build 59:
Design tt_um_control_top, start of the top module:
module tt_um_control_top #(
  parameter ADDRW = 24,
  parameter OPCODEW = 2,
  parameter REQ_QDEPTH = 4,
  parameter COMP_QDEPTH = 4
  ) (
    input  wire       ena,       
    input  wire       clk,       
    input  wire       rst_n,     
    input  wire [7:0] ui_in, 
    output wire [7:0] uo_out, 
    input  wire [7:0] uio_in,     
    output wire [7:0] uio_out, 
    output wire [7:0] uio_oe      
);
clock: 3.27 ns
lec_check: 0
abc_area: 1
cap_margin: 20
core_aspect_ratio: 1.35
core_margin: 2
core_utilization: 72
cts_cluster_diameter: 279
cts_cluster_size: 10
hold_slack_margin: 0.3
place_density: 0.39
setup_slack_margin: 0.96
slew_margin: 20
run.sh (not shown) runs the stock make flow with config.mk's settings and CLKGATE_MAP_FILE=.
Build 59 went all the way through synthesis, placement and routing and the layout is clean on timing, DRC and antenna.
Inputs modified between build 59 and build 2:
- CTS_CLUSTER_SIZE changed from 10 to 23
- PLACE_DENSITY_LB_ADDON newly set to 0.2
- PLACE_DENSITY removed (was 0.39)
- SETUP_SLACK_MARGIN changed from 0.96 to 0.89
- CORE_ASPECT_RATIO removed (was 1.35)
- CTS_CLUSTER_DIAMETER removed (was 279)
- the clock period (ns, I/O delays scaled along) changed from 3.27 to 3.26
- On instance tally after logic synthesis, build 2 and build 59 are basically level.
- Build 2 vs. build 59: maximum number of pins on one net before global-route repair went down by 34.
- Between build 2 and build 59, it is build 2 whose number of ordinary and repair buffers in the finished layout is lower, by 3.
- Build 2 ended up with a lower row count than build 59 did.
- Build 2 gives less number of cells in the design after placement than build 59 did.
- Changes observed in build 2 relative to build 59: worst ir drop on vdd fell about 7%; total met2 wirelength after detailed routing -about 1.3%; first-pass GRT wire length higher; total CTS buffers has decreased.
- Build 2 went all the way through synthesis, placement and routing and the layout is clean on timing, DRC and antenna.
The following lists how build 94 was set up differently from build 2:
- swapping 0.2 for 0.02 in PLACE_DENSITY_LB_ADDON
- clearing SETUP_SLACK_MARGIN, which used to be 0.89
- clearing CTS_CLUSTER_SIZE, which used to be 23
- clearing HOLD_SLACK_MARGIN, which used to be 0.3
- swapping 3.26 for 5.48 in the clock period (ns, I/O delays scaled along)
Results
Build 94 has completed all stages; timing, DRC and antenna checks passed.
Build 94 vs build 2 — cell count dropped 66.
Measured against each other, build 2 and build 94 differ in total routing resource utilization after global routing, the lower figure coming from build 94.
The setup slack of build 94 is larger than that of build 2.
Sum of met2 wire segment lengths after detailed routing of build 94 falls short of that of build 2 slightly.
Between build 2 and build 94, the starting utilization of the core area does not differ in any meaningful way.
Going from build 2 to build 94, power share of the combinational group fell by 2.4 points, slew of the pin with the lowest slew margin increased 0.11 ns.
Across both runs, sequential share of layout area was higher for build 94 than for build 2.
Diff build 2 -> build 94: design area went down 2.2%; longest individual stage delay on the worst path went up 0.18 ns; quantity of hold-fixing buffers added after cts went down 4.
Input-level comparison between build 77 and build 94:
- PLACE_DENSITY_LB_ADDON removed (was 0.02)
- CORE_UTILIZATION changed from 72 to 56
- ABC_AREA removed (was 1)
- the clock period (ns, I/O delays scaled along) changed from 5.48 to 3.31
NOTE: relative area of clock buffers and inverters in the final design in build 77 exceeds that of build 94
When the final numbers for build 77 and build 94 were put side by side, the cell area turned out to be smaller in build 77.
No stage failed in build 94, and the final checks on the layout all came back clean.
To summarise build 77: no stage aborted, but the layout did not pass its checks, failing on setup timing.
Build 77 against build 94: layout net count now sits lower; combinational gate area now sits higher; final cycle utilization of the critical path now sits higher.

Starting RTL as in the previous note.
clock: 3.33 ns
lec_check: 0
cap_margin: 20
core_margin: 2
core_utilization: 70
cts_cluster_diameter: 54
cts_cluster_size: 49
setup_slack_margin: 0.9
slew_margin: 20
==> next run, changes <==
--- a/flow/config.mk
+++ b/flow/config.mk
@@ -9,6 +9,3 @@
 export CORE_MARGIN = 2
-export CORE_UTILIZATION = 70
-export CTS_CLUSTER_DIAMETER = 54
-export CTS_CLUSTER_SIZE = 49
-export SETUP_SLACK_MARGIN = 0.9
+export CORE_UTILIZATION = 8
 export SLEW_MARGIN = 20
==> flow/constraint.sdc (replaced) <==
create_clock -name core_clock -period 14.7 [get_ports {clk}]
set_input_delay 2.9400 -clock core_clock [delete_from_list [all_inputs] [get_ports {clk}]]
set_output_delay 2.9400 -clock core_clock [all_outputs]
set_load 0.01 [all_outputs]
Effect: Synthesized area stays the same. Routed wire length falls by 2.8%. Worst hold slack improved by 350 ps.
==> next run, changes <==
--- a/flow/config.mk
+++ b/flow/config.mk
@@ -7,5 +7,7 @@
 export LEC_CHECK = 0
+export ABC_AREA = 1
 export CAP_MARGIN = 20
 export CORE_MARGIN = 2
-export CORE_UTILIZATION = 8
+export CORE_UTILIZATION = 72
+export SETUP_SLACK_MARGIN = 0.31
 export SLEW_MARGIN = 20
==> flow/constraint.sdc (replaced) <==
create_clock -name core_clock -period 3.27 [get_ports {clk}]
set_input_delay 0.6540 -clock core_clock [delete_from_list [all_inputs] [get_ports {clk}]]
set_output_delay 0.6540 -clock core_clock [all_outputs]
set_load 0.01 [all_outputs]
Effect:
- utilization grows by 70 points
- global-route usage grows by 33 points
- cell area shrinks by 9.2%
- cell count shrinks by 43%
- worst setup slack loses 7700 ps
- clock-buffer cell count shrinks by 1
==> next run, changes <==
--- a/flow/config.mk
+++ b/flow/config.mk
@@ -9,5 +9,9 @@
 export CAP_MARGIN = 20
+export CORE_ASPECT_RATIO = 1.35
 export CORE_MARGIN = 2
 export CORE_UTILIZATION = 72
-export SETUP_SLACK_MARGIN = 0.31
+export CTS_CLUSTER_DIAMETER = 279
+export CTS_CLUSTER_SIZE = 10
+export PLACE_DENSITY = 0.39
+export SETUP_SLACK_MARGIN = 0.88
 export SLEW_MARGIN = 20
=> Power barely changes; synthesized area does not change; count of clock-buffer cells in the layout came out lower by 4; sequential power hardly moves; sequential share of layout area is lower by 0.21 points; synthesized cell count is unchanged; wire length stays flat; cell area increases by 0.39%; register-to-register slack improves by 350 ps; maximum frequency climbs by 2.2%; via count barely changes.

v53:
Starting RTL as in the previous note.
## tt_um_control_top
module tt_um_control_top #(
  parameter ADDRW = 24,
  parameter OPCODEW = 2,
  parameter REQ_QDEPTH = 4,
  parameter COMP_QDEPTH = 4
  ) (
    input  wire       ena,       
    input  wire       clk,       
    input  wire       rst_n,     
    input  wire [7:0] ui_in, 
    output wire [7:0] uo_out, 
    input  wire [7:0] uio_in,     
    output wire [7:0] uio_out, 
    output wire [7:0] uio_oe      
);
  wire [7:0] in_bus = ui_in | uio_in;
  wire mosi = in_bus[0];
  wire spi_clk = in_bus[1];
  wire cs_n = in_bus[2];
  wire bus_ready = in_bus[3];
  wire [2:0] ack_in = in_bus[6:4];   
  wire miso;
  wire [7:0] data_bus_out;
  wire data_bus_valid;
  wire [7:0] out_bus;
  assign out_bus[0] = miso;
  assign out_bus[6:1] = data_bus_out[6:1];
  assign out_bus[7] = data_bus_valid;
  assign uio_out = out_bus;
  assign uo_out = out_bus;
  assign uio_oe = 8'b0 & {8{&{1'b0, ena, in_bus[7], data_bus_out[7], data_bus_out[0], 
                              valid, serializer_err, curr_mode_top, counter_top}}};
  localparam AES_INSTRW = 3*ADDRW + OPCODEW;
  localparam SHA_INSTRW = 2*ADDRW + OPCODEW;
  wire valid;
  wire [OPCODEW-1:0] opcode;
  wire [ADDRW-1:0] key_addr;
  wire [ADDRW-1:0] text_addr;
  wire [ADDRW-1:0] dest_addr;
  wire req_q_valid;
  deserializer #(.ADDRW(ADDRW), .OPCODEW(OPCODEW)) 
  deserializer_inst(.clk(clk), .rst_n(rst_n), .spi_clk(spi_clk), .mosi(mosi), .cs_n(cs_n), 
  ...
==> flow/config.mk <==
export PLATFORM = sky130hd
export DESIGN_NAME = tt_um_control_top
export DESIGN_NICKNAME = tt_um_control_top
export VERILOG_FILES = /design/flow/design.v
export SDC_FILE = /design/flow/constraint.sdc
export NUM_CORES = 4
export LEC_CHECK = 0
export CAP_MARGIN = 20
export CORE_MARGIN = 2
export CORE_UTILIZATION = 72
export CTS_CLUSTER_DIAMETER = 66
export CTS_CLUSTER_SIZE = 14
export HOLD_SLACK_MARGIN = -0.07
export PLACE_DENSITY = 0.36
export SETUP_SLACK_MARGIN = 0.87
export SLEW_MARGIN = 40
export TNS_END_PERCENT = 5
==> flow/constraint.sdc <==
create_clock -name core_clock -period 3.58 [get_ports {clk}]
set_input_delay 0.7160 -clock core_clock [delete_from_list [all_inputs] [get_ports {clk}]]
set_output_delay 0.7160 -clock core_clock [all_outputs]
set_load 0.01 [all_outputs]
v53 went all the way through the flow, and no timing, DRC or antenna check failed.
Inputs modified between v53 and v48:
==> flow/config.mk <==
export PLATFORM = sky130hd
export DESIGN_NAME = tt_um_control_top
export DESIGN_NICKNAME = tt_um_control_top
export VERILOG_FILES = /design/flow/design.v
export SDC_FILE = /design/flow/constraint.sdc
export NUM_CORES = 4
export LEC_CHECK = 0
export ABC_AREA = 1
export CAP_MARGIN = 20
export CORE_MARGIN = 2
export CORE_UTILIZATION = 72
export CTS_CLUSTER_DIAMETER = 225
export SLEW_MARGIN = 20
==> flow/constraint.sdc <==
create_clock -name core_clock -period 3.31 [get_ports {clk}]
set_input_delay 0.6620 -clock core_clock [delete_from_list [all_inputs] [get_ports {clk}]]
set_output_delay 0.6620 -clock core_clock [all_outputs]
set_load 0.01 [all_outputs]
## What came out
Of v48 and v53, the run reporting the higher logic gate share of total power was v48. Compared with v53, v48 shows a lower arrival time at the worst endpoint. Global-route wire length before repair (v48 vs. v53) increases by more than 10%. v48 vs v53 on flop share of the area: v48 is the lower one. Worst setup slack for register-to-register paths ends up higher on v53. The class of the tightest hold or removal check comes out register to register in one run and input port to async pin in the other, namely in v48 and v53 respectively. Between v53 and v48, the parity-gate share of the synthesized area counting xor and xnor cells does not differ in any meaningful way.
Here is what was changed in the inputs of v55 compared with v48.
-- flow/config.mk --
<<< v48, line 9
export CAP_MARGIN = 20
export CORE_MARGIN = 2
export CORE_UTILIZATION = 72
export CTS_CLUSTER_DIAMETER = 225
export SLEW_MARGIN = 20
>>> v55, line 9
export CAP_MARGIN = 20
export CORE_MARGIN = 2
export CORE_UTILIZATION = 71
export SLEW_MARGIN = 20
==> flow/constraint.sdc <==
create_clock -name core_clock -period 4.64 [get_ports {clk}]
set_input_delay 0.9280 -clock core_clock [delete_from_list [all_inputs] [get_ports {clk}]]
set_output_delay 0.9280 -clock core_clock [all_outputs]
set_load 0.01 [all_outputs]
### Flow results
- In the metrics for v55 and v48, the one carrying the lower remaining max-slew budget at the tightest pin is v55.
- Diff v55 and v48: number of non-clock buffers lower in v55
- NOTE: flop share of the area in v55 exceeds that of v48
- ~same register area in v55 and v48
Power is estimated from default activity; no workload was simulated.
